the baseline:
Design tpumac, start of the top module:
module tpumac
 #(parameter BITS_AB=8,
   parameter BITS_C=16)
  (
   input clk, rst_n, WrEn, en,
   input signed [BITS_AB-1:0] Ain,
   input signed [BITS_AB-1:0] Bin,
   input signed [BITS_C-1:0] Cin,
   output reg signed [BITS_AB-1:0] Aout,
   output reg signed [BITS_AB-1:0] Bout,
   output reg signed [BITS_C-1:0] Cout
  );
Size: ~32 flip-flops.
Settings: LEC_CHECK=0, ABC_AREA=1, CAP_MARGIN=20, CORE_MARGIN=2, CORE_UTILIZATION=58, CTS_CLUSTER_DIAMETER=398, CTS_CLUSTER_SIZE=73, SLEW_MARGIN=20; clock period 4.1 ns.
run.sh (not shown) runs the stock make flow with config.mk's settings and CLKGATE_MAP_FILE=.
From the logs: the baseline reached the end of the flow and failed the layout checks with negative setup slack.
The inputs of the candidate differ from those of the baseline as listed below.
Settings: CTS_CLUSTER_DIAMETER no longer set, was 398; CORE_UTILIZATION now 62, was 58; TNS_END_PERCENT now 10, previously not set; CTS_CLUSTER_SIZE now 99, was 73; the clock period (ns, I/O delays scaled along) now 2.89, was 4.1.
==> results <==
Not one of the baseline and the candidate finished clean.
Relative to the baseline, number of buffers other than clock buffers in the final layout has decreased by about 1.5% in the candidate.
In the candidate the via density per instance turned out 7.7% higher than in the baseline.
Vias: the candidate above the baseline
Diff the baseline -> the candidate | met2 wirelength from detailed routing | up by a little under 10%
In the flow results for the baseline and the candidate, the met3 track demand over resource is smaller on the baseline.
On utilization: the candidate sits above the baseline.
Side by side, setup slack turned out lower in the candidate than in the baseline.
Relative to the baseline, worst slew margin relative to its limit has gone down in the candidate.

== harbor ==
The RTL this note starts from:
==> flow/design.v <==
module tpumac
 #(parameter BITS_AB=8,
   parameter BITS_C=16)
  (
   input clk, rst_n, WrEn, en,
   input signed [BITS_AB-1:0] Ain,
   input signed [BITS_AB-1:0] Bin,
   input signed [BITS_C-1:0] Cin,
   output reg signed [BITS_AB-1:0] Aout,
   output reg signed [BITS_AB-1:0] Bout,
   output reg signed [BITS_C-1:0] Cout
  );
  reg signed [BITS_C-1:0] Mult;
  reg [BITS_C-1:0] Adder, CMux;
  assign Mult = Ain * Bin;
  assign Adder = Mult + Cout;
  assign CMux = WrEn ? Cin : Adder;
  always@(posedge clk, negedge rst_n) begin
	if (!rst_n) begin
		Aout <= '0;
		Bout <= '0;
		Cout <= '0;
	end
	else if (en) begin
		Aout <= Ain;
		Bout <= Bin;
		Cout <= CMux;
	end
  end
endmodule
export LEC_CHECK = 0
export ABC_AREA = 1
export CAP_MARGIN = 20
export CORE_MARGIN = 5
export CORE_UTILIZATION = 40
export CTS_CLUSTER_SIZE = 75
export GPL_ROUTABILITY_DRIVEN = 0
export MIN_ROUTING_LAYER = met2
export SLEW_MARGIN = 20
export TNS_END_PERCENT = 65
create_clock -name core_clock -period 5.2 [get_ports {clk}]
harbor: done, clean on timing, DRC and antenna
> inputs changed (harbor -> onyx)
Settings: TNS_END_PERCENT removed (was 65); ABC_AREA removed (was 1); PLACE_DENSITY_LB_ADDON newly set to 0.12; CTS_CLUSTER_SIZE removed (was 75); MIN_ROUTING_LAYER removed (was met2); CORE_MARGIN changed from 5 to 10; GPL_ROUTABILITY_DRIVEN removed (was 0).
Notes after the runs:
Changes observed in onyx relative to harbor: non-clock buffer contribution to total cell area now smaller, cell count went down by 20%. onyx gives less critical path depth than harbor did. Looking at endpoint of the worst setup timing path, the Cout[9] result is from harbor; the Cout[10] one comes from onyx. When the final numbers for onyx and harbor were put side by side, the buffer count from post-CTS setup fixing turned out to be smaller in harbor. The AND-OR/OR-AND share of the synthesized area in onyx sits 1.0 points above the value recorded for harbor. Re total routing usage reported by global routing: onyx and harbor aren't equal, and the lower value belongs to onyx. In onyx, the sequential fraction of the synthesis area came out 1.2 points above the value in harbor. For the area after synthesis, onyx came in about 6.4% lower than harbor did.
The inputs of tundra differ from those of onyx as listed below.
Settings: TNS_END_PERCENT newly set to 5; SETUP_SLACK_MARGIN newly set to -0.24; PLACE_DENSITY_LB_ADDON changed from 0.12 to 0.09; CORE_MARGIN changed from 10 to 2.
## What came out
Summary of onyx and tundra: one run falls short of a clean finish, namely tundra. To summarise tundra: no stage aborted, but the layout did not pass its checks, failing on setup timing. Comparing onyx and tundra, global-route wire length before repair is higher on onyx. tundra against onyx: setup slack after layout dropped 0.24 ns. In the flow results for onyx and tundra, the synthesis-to-layout area growth is smaller on tundra. Fmax, tundra vs onyx: down by a few percent.

Setup of amber:
Starts from the design.v that is shown in full above.
Settings: LEC_CHECK=0, CAP_MARGIN=20, CORE_MARGIN=2, CORE_UTILIZATION=64, CTS_CLUSTER_DIAMETER=43, SLEW_MARGIN=20; clock period 4.95 ns.
From the logs: amber reached the end of the flow and failed the layout checks with setup timing.
Modified inputs, indigo compared to amber
Settings: changing CORE_UTILIZATION from 64 to 40; removing CTS_CLUSTER_DIAMETER (formerly 43); changing the clock period (ns, I/O delays scaled along) from 4.95 to 5.2.
Notes after the runs:
indigo against amber; met3 wire length is down by more than a quarter. indigo vs amber — summed negative setup slack over all endpoints rose 15 ps. Compared with amber, in indigo met1 routed wirelength after detailed routing fell about 10%; clock tree cell share of total cell area roughly the same. Total setup violations reported at the end of the flow, amber and indigo: lower on indigo. indigo ended with every stage complete and zero timing, DRC or antenna violations. [indigo vs amber] final worst setup slack: higher in indigo. Compared with amber, indigo shows a delay of the slowest cell on the worst path that is 70 ps lower. amber -> indigo: final tally of hold violations delta 0, exact match.
The inputs of juniper differ from those of indigo as listed below.
Settings: PLACE_DENSITY_LB_ADDON: unset -> 0.06; SETUP_SLACK_MARGIN: unset -> -0.24.
Results
The final report for juniper shows a completed flow and a layout that fails verification, specifically setup timing. Sort indigo and juniper by global-route usage desc -> top: juniper. Reported for indigo and juniper, non-clock buffer count turned out identical to the last digit. As far as cell count in the Yosys report goes, indigo and juniper are indistinguishable; the numbers are identical. Worst-case headroom to the max-slew limit: juniper better than indigo. Taking indigo as the reference, in juniper cell area shows a reduction of about 0.6%.

Starts from the design.v that is shown in full above.
export LEC_CHECK = 0
export CAP_MARGIN = 20
export CORE_MARGIN = 10
export CORE_UTILIZATION = 40
export CTS_CLUSTER_SIZE = 40
export GPL_ROUTABILITY_DRIVEN = 0
export PLACE_DENSITY_LB_ADDON = 0.12
export SLEW_MARGIN = 20
export TNS_END_PERCENT = 60
create_clock -name core_clock -period 5.2 [get_ports {clk}]
Rerun with:
Settings changed: CORE_MARGIN 10 to 2, CTS_CLUSTER_DIAMETER set to 388, CTS_CLUSTER_SIZE 40 to 100, GPL_ROUTABILITY_DRIVEN 0 to not set, PLACE_DENSITY_LB_ADDON 0.12 to not set, SETUP_SLACK_MARGIN set to -0.22, TNS_END_PERCENT 60 to not set.
The new run ran to the end with violations: setup timing.
Utilization shrinks by 0.54 points.
Count of clock-buffer cells in the layout does not change.

RTL: the design.v shown in full above, as it stands there.
Settings: LEC_CHECK=0, CAP_MARGIN=20, CORE_MARGIN=2, CORE_UTILIZATION=72, PLACE_DENSITY_LB_ADDON=0.24, SETUP_SLACK_MARGIN=-0.39, SLEW_MARGIN=20; clock period 4.46 ns.
The first run stopped in clock tree synthesis, error DPL-0038.
==> next run, changes <==
Settings changed: CORE_UTILIZATION 72 to 65, CTS_CLUSTER_DIAMETER from default to 27, PLACE_DENSITY_LB_ADDON 0.24 to default, SETUP_SLACK_MARGIN -0.39 to default.
Clock period 4.46 ns to 5.2 ns, I/O delays scaled along.
With this change the flow produced a clean layout.
Synthesized cell count is unchanged.
Die area is higher by 10%.
Area after synthesis stays the same.
==> next run, changes <==
Settings changed: CAP_MARGIN 20 to 0, CORE_UTILIZATION 65 to 70, CTS_CLUSTER_SIZE from default to 37.
Effect: This time the run finished with negative setup slack left; clock skew rose by 0.012 ns; core utilization grows by 8.9 points; critical path depth grows by 1; routed wire length climbs by 68%; via count is higher by 23%; final area went up by 2.8%.
==> next run, changes <==
Settings changed: CAP_MARGIN 0 to 20, CORE_UTILIZATION 70 to 40, CTS_CLUSTER_DIAMETER 27 to default, CTS_CLUSTER_SIZE 37 to default, PLACE_DENSITY from default to 0.95, SETUP_SLACK_MARGIN from default to -0.26, TNS_END_PERCENT from default to 10.
Outcome: The new run finished with negative setup slack left; wire length shrinks by about 30%; sequential share of layout area grows by 0.14 points; cell area shrinks by 0.97%; core utilization shrinks by 41 points; setup slack gains 0.14 ns; first-iteration DRC count shrinks by 71%; final cell count grows by 10%; die area grows by 71%; count of clock-buffer cells in the layout shrinks by 2.

Starts from the design.v that is shown in full above.
clock: 4.46 ns
lec_check: 0
cap_margin: 20
core_margin: 2
core_utilization: 66
setup_slack_margin: 1.14
slew_margin: 20
The baseline finished but fails on setup timing.
Rerun with:
Settings changed: CORE_UTILIZATION 66 to 72, PLACE_DENSITY_LB_ADDON set to 0.24, SETUP_SLACK_MARGIN 1.14 to -0.41.
Result:
- Now the flow stopped in 4_1_cts (DPL-0038)
- die area goes down by about 8%
- area after synthesis is unchanged
- synthesized cell count stays the same
Rerun with:
Settings changed: CORE_UTILIZATION 72 to 40, PLACE_DENSITY_LB_ADDON 0.24 to not set, SETUP_SLACK_MARGIN -0.41 to 0.62.
Clock period 4.46 ns to 5.09 ns, I/O delays scaled along.
Outcome: Now the flow produced a clean layout. Die area went up by well over a third. Area after synthesis does not change. Synthesized cell count is unchanged.
Rerun with:
Settings changed: CTS_CLUSTER_DIAMETER set to 397, CTS_CLUSTER_SIZE set to 97, SETUP_SLACK_MARGIN 0.62 to -0.23.
Clock period 5.09 ns to 5.2 ns, I/O delays scaled along.
Outcome:
- This time the run finished with setup timing left
- worst hold slack is about the same
- critical path depth is higher by 1
- global-route usage shrinks by 1.4 points

01-01:
// tpumac: RTL as listed in full above, without the edits since
clock: 5.2 ns
lec_check: 0
cap_margin: 20
core_margin: 2
core_utilization: 40
cts_cluster_diameter: 394
cts_cluster_size: 99
setup_slack_margin: -0.22
slew_margin: 20
01-01: flow complete, layout not clean; failing: setup timing
Modified inputs, 03-21 compared to 01-01
Settings: an added GPL_ROUTABILITY_DRIVEN of 0; an added TNS_END_PERCENT of 65; an added ABC_AREA of 1; a deleted CTS_CLUSTER_SIZE that had been 99; a deleted CTS_CLUSTER_DIAMETER that had been 394; a deleted SETUP_SLACK_MARGIN that had been -0.22.
==> results <==
- 03-21 went all the way through synthesis, placement and routing and the layout is clean on timing, DRC and antenna.
- 01-01 reports its capture point of the critical path as Cout[10] while 03-21 reports Cout[12].
- Relative to 01-01, die size increased by 750 um^2 in 03-21.
- Compared to 01-01, 03-21 shows a wider setup margin.
- Summary of 03-21 over 01-01: met3 track utilization from global routing went down by 0.58 points; cell count in the Yosys report went up by 159.
- In the metrics for 01-01 and 03-21, the one carrying the lower cell area is 01-01.

Starts from the design.v that is shown in full above.
Settings: LEC_CHECK=0, ABC_AREA=1, CAP_MARGIN=20, CORE_MARGIN=2, CORE_UTILIZATION=65, CTS_CLUSTER_DIAMETER=395, CTS_CLUSTER_SIZE=99, PLACE_DENSITY=0.42, SLEW_MARGIN=20, TNS_END_PERCENT=10; clock period 2.89 ns.
The baseline finished but failed the layout checks on negative setup slack.
Edit:
CORE_UTILIZATION = 72   (was 65)
CTS_CLUSTER_DIAMETER = default   (was 395)
CTS_CLUSTER_SIZE = 97   (was 99)
PLACE_DENSITY = default   (was 0.42)
TNS_END_PERCENT = default   (was 10)
clock period = 4.93 ns   (was 2.89 ns; I/O delays follow)
What happened: Now the flow aborted during clock tree synthesis (4_1_cts), error DPL-0033; synthesized area is unchanged; die area is lower by 9.3%; synthesized cell count stays the same.

// tpumac: RTL as listed in full above, without the edits since
clock: 1.79 ns
lec_check: 0
abc_area: 1
cap_margin: 20
core_margin: 2
core_utilization: 71
cts_cluster_diameter: 396
cts_cluster_size: 96
setup_slack_margin: 0.53
slew_margin: 20
The first run aborted during 3_5_place_dp with DPL-0033.
Rerun with:
Settings changed: CORE_ASPECT_RATIO set to 1.58, CORE_UTILIZATION 71 to 72, PLACE_DENSITY set to 0.35, TNS_END_PERCENT set to 10.
The changed run never finished: it broke off in 4_1_cts. Area after synthesis does not change. Die size decreases slightly. Synthesized cell count does not change.
Rerun with:
Settings changed: CORE_ASPECT_RATIO 1.58 to unset, CTS_CLUSTER_DIAMETER 396 to unset, CTS_CLUSTER_SIZE 96 to 10, PLACE_DENSITY 0.35 to unset, SETUP_SLACK_MARGIN 0.53 to 0.5, TNS_END_PERCENT 10 to unset.
What happened: Now the flow ended with an error in 3_5_place_dp on DPL-0033; die size hardly moves; area after synthesis stays the same; synthesized cell count does not change.
Rerun with:
Settings changed: CTS_CLUSTER_DIAMETER set to 396, CTS_CLUSTER_SIZE 10 to 96, SETUP_SLACK_MARGIN 0.5 to 0.53, TNS_END_PERCENT set to 10.
Outcome: This time the run failed in 4_1_cts (DPL-0038). Synthesized cell count stays the same. Die area does not change. Synthesized area stays the same.

== oak ==
RTL: the design.v shown in full above, as it stands there.
==> flow/config.mk <==
export PLATFORM = sky130hd
export DESIGN_NAME = tpumac
export DESIGN_NICKNAME = tpumac
export VERILOG_FILES = /design/flow/design.v
export SDC_FILE = /design/flow/constraint.sdc
export NUM_CORES = 4
export LEC_CHECK = 0
export CAP_MARGIN = 20
export CELL_PAD_IN_SITES_DETAIL_PLACEMENT = 1
export CELL_PAD_IN_SITES_GLOBAL_PLACEMENT = 1
export CORE_MARGIN = 2
export CORE_UTILIZATION = 69
export CTS_CLUSTER_DIAMETER = 246
export CTS_CLUSTER_SIZE = 66
export GPL_ROUTABILITY_DRIVEN = 1
export GPL_TIMING_DRIVEN = 0
export HOLD_SLACK_MARGIN = 0.24
export PLACE_DENSITY = 0.66
export SETUP_SLACK_MARGIN = 0.44
export SLEW_MARGIN = 20
export TNS_END_PERCENT = 60
==> flow/constraint.sdc <==
create_clock -name core_clock -period 3.67 [get_ports {clk}]
set_input_delay 0.7340 -clock core_clock [delete_from_list [all_inputs] [get_ports {clk}]]
set_output_delay 0.7340 -clock core_clock [all_outputs]
set_load 0.01 [all_outputs]
oak did not make it past global placement (3_3_place_gp), where a tool error ended it.
## Diff of input files: pine against oak
Settings: HOLD_SLACK_MARGIN removed (was 0.24); GPL_ROUTABILITY_DRIVEN removed (was 1); CTS_CLUSTER_SIZE removed (was 66); PLACE_DENSITY removed (was 0.66); CORE_UTILIZATION changed from 69 to 30; CTS_CLUSTER_DIAMETER changed from 246 to 297; TNS_END_PERCENT removed (was 60); SETUP_SLACK_MARGIN changed from 0.44 to 0.75; CELL_PAD_IN_SITES_GLOBAL_PLACEMENT removed (was 1); ABC_AREA newly set to 1; CELL_PAD_IN_SITES_DETAIL_PLACEMENT removed (was 1).
Findings:
In pine the implementation completed, yet the final layout does not meet the checks, the culprit being negative setup slack. oak never completed, since it errored out during global placement (3_3_place_gp). Compared with oak, pine shows area after synthesis higher by about 7%. In the flow results for oak and pine, the distinct cell type count after synthesis is larger on oak. Measured against each other, oak and pine differ in count of instantiated cells in the yosys netlist, the higher figure coming from pine. Chip area estimate from yosys synthesis sits higher in pine than in oak.
Relative to pine, the following input files were edited for birch:
Settings: setting CTS_CLUSTER_SIZE to 100 for the first time; changing CORE_UTILIZATION from 30 to 57; removing ABC_AREA (formerly 1); removing GPL_TIMING_DRIVEN (formerly 0); changing SETUP_SLACK_MARGIN from 0.75 to 0.98.
Results
Count of placed standard cells in the final layout, fillers left out, pine and birch, lower one = birch.
Comparing pine against birch, there is no change at all in number of max-slew violations in the final report.
Final cell area excluding filler cells delta for birch relative to pine: 250 um2 lower
Comparing pine and birch, the higher wire length per cell after detailed routing was measured on birch.
Ran to the end and failed final checks on negative setup slack: birch.
Sequential share of cell area: birch vs pine up 0.55 points
The final clock period utilization by the worst path in birch was higher than what pine gave.
Higher wire length was reported by pine, not birch.
The following lists how maple was set up differently from birch:
Settings: ABC_AREA: unset -> 1; SETUP_SLACK_MARGIN: 0.98 -> 1.05; CTS_CLUSTER_SIZE: 100 -> 95; CORE_UTILIZATION: 57 -> 30.
### Flow results
- maple finished all stages; layout check result: FAIL, due to negative setup slack.
- Number of buffers added for setup after CTS (higher): maple
- Starting density of the core was lower in maple than in birch.
- [compare] base=birch new=maple: met3 layer wire length in the routed design went up by 24%; detailed placement HPWL increased about 23%; met3 demand-to-capacity share in global routing moved down.
- From birch to maple the numbers moved as follows: number of fillers in the final layout picked up an extra 920; tap cell count +85.
- | global-route usage | maple vs birch | 12 points lower |
- For birch, the startpoint of the most critical setup path was Bin[1], unlike maple, where it was Ain[0].
Modified inputs, cedar compared to maple
Settings: a deleted SETUP_SLACK_MARGIN that had been 1.05; a change of CTS_CLUSTER_SIZE from 95 to 99; an added PLACE_DENSITY of 0.89.
Results
- The layout from cedar, despite a flow that completed every stage, fails the layout checks, with the failing checks listed as negative setup slack.
- cedar reports a higher first-pass GRT wire length than maple does.
- Compared maple against cedar; largest stage delay on the critical path within noise.
- Changes observed in cedar relative to maple: clock buffer and inverter area fraction after layout roughly the same.
- Looking at total wire length across maple and cedar, the one that comes out lower is maple.
- There was hardly any difference in cell count after placement between cedar and maple.
- cedar can be clocked slower than maple.
- In the metrics for maple and cedar, the one carrying the higher via total after detailed routing is cedar.
- Final core utilization in cedar is 2.3 points lower than in maple
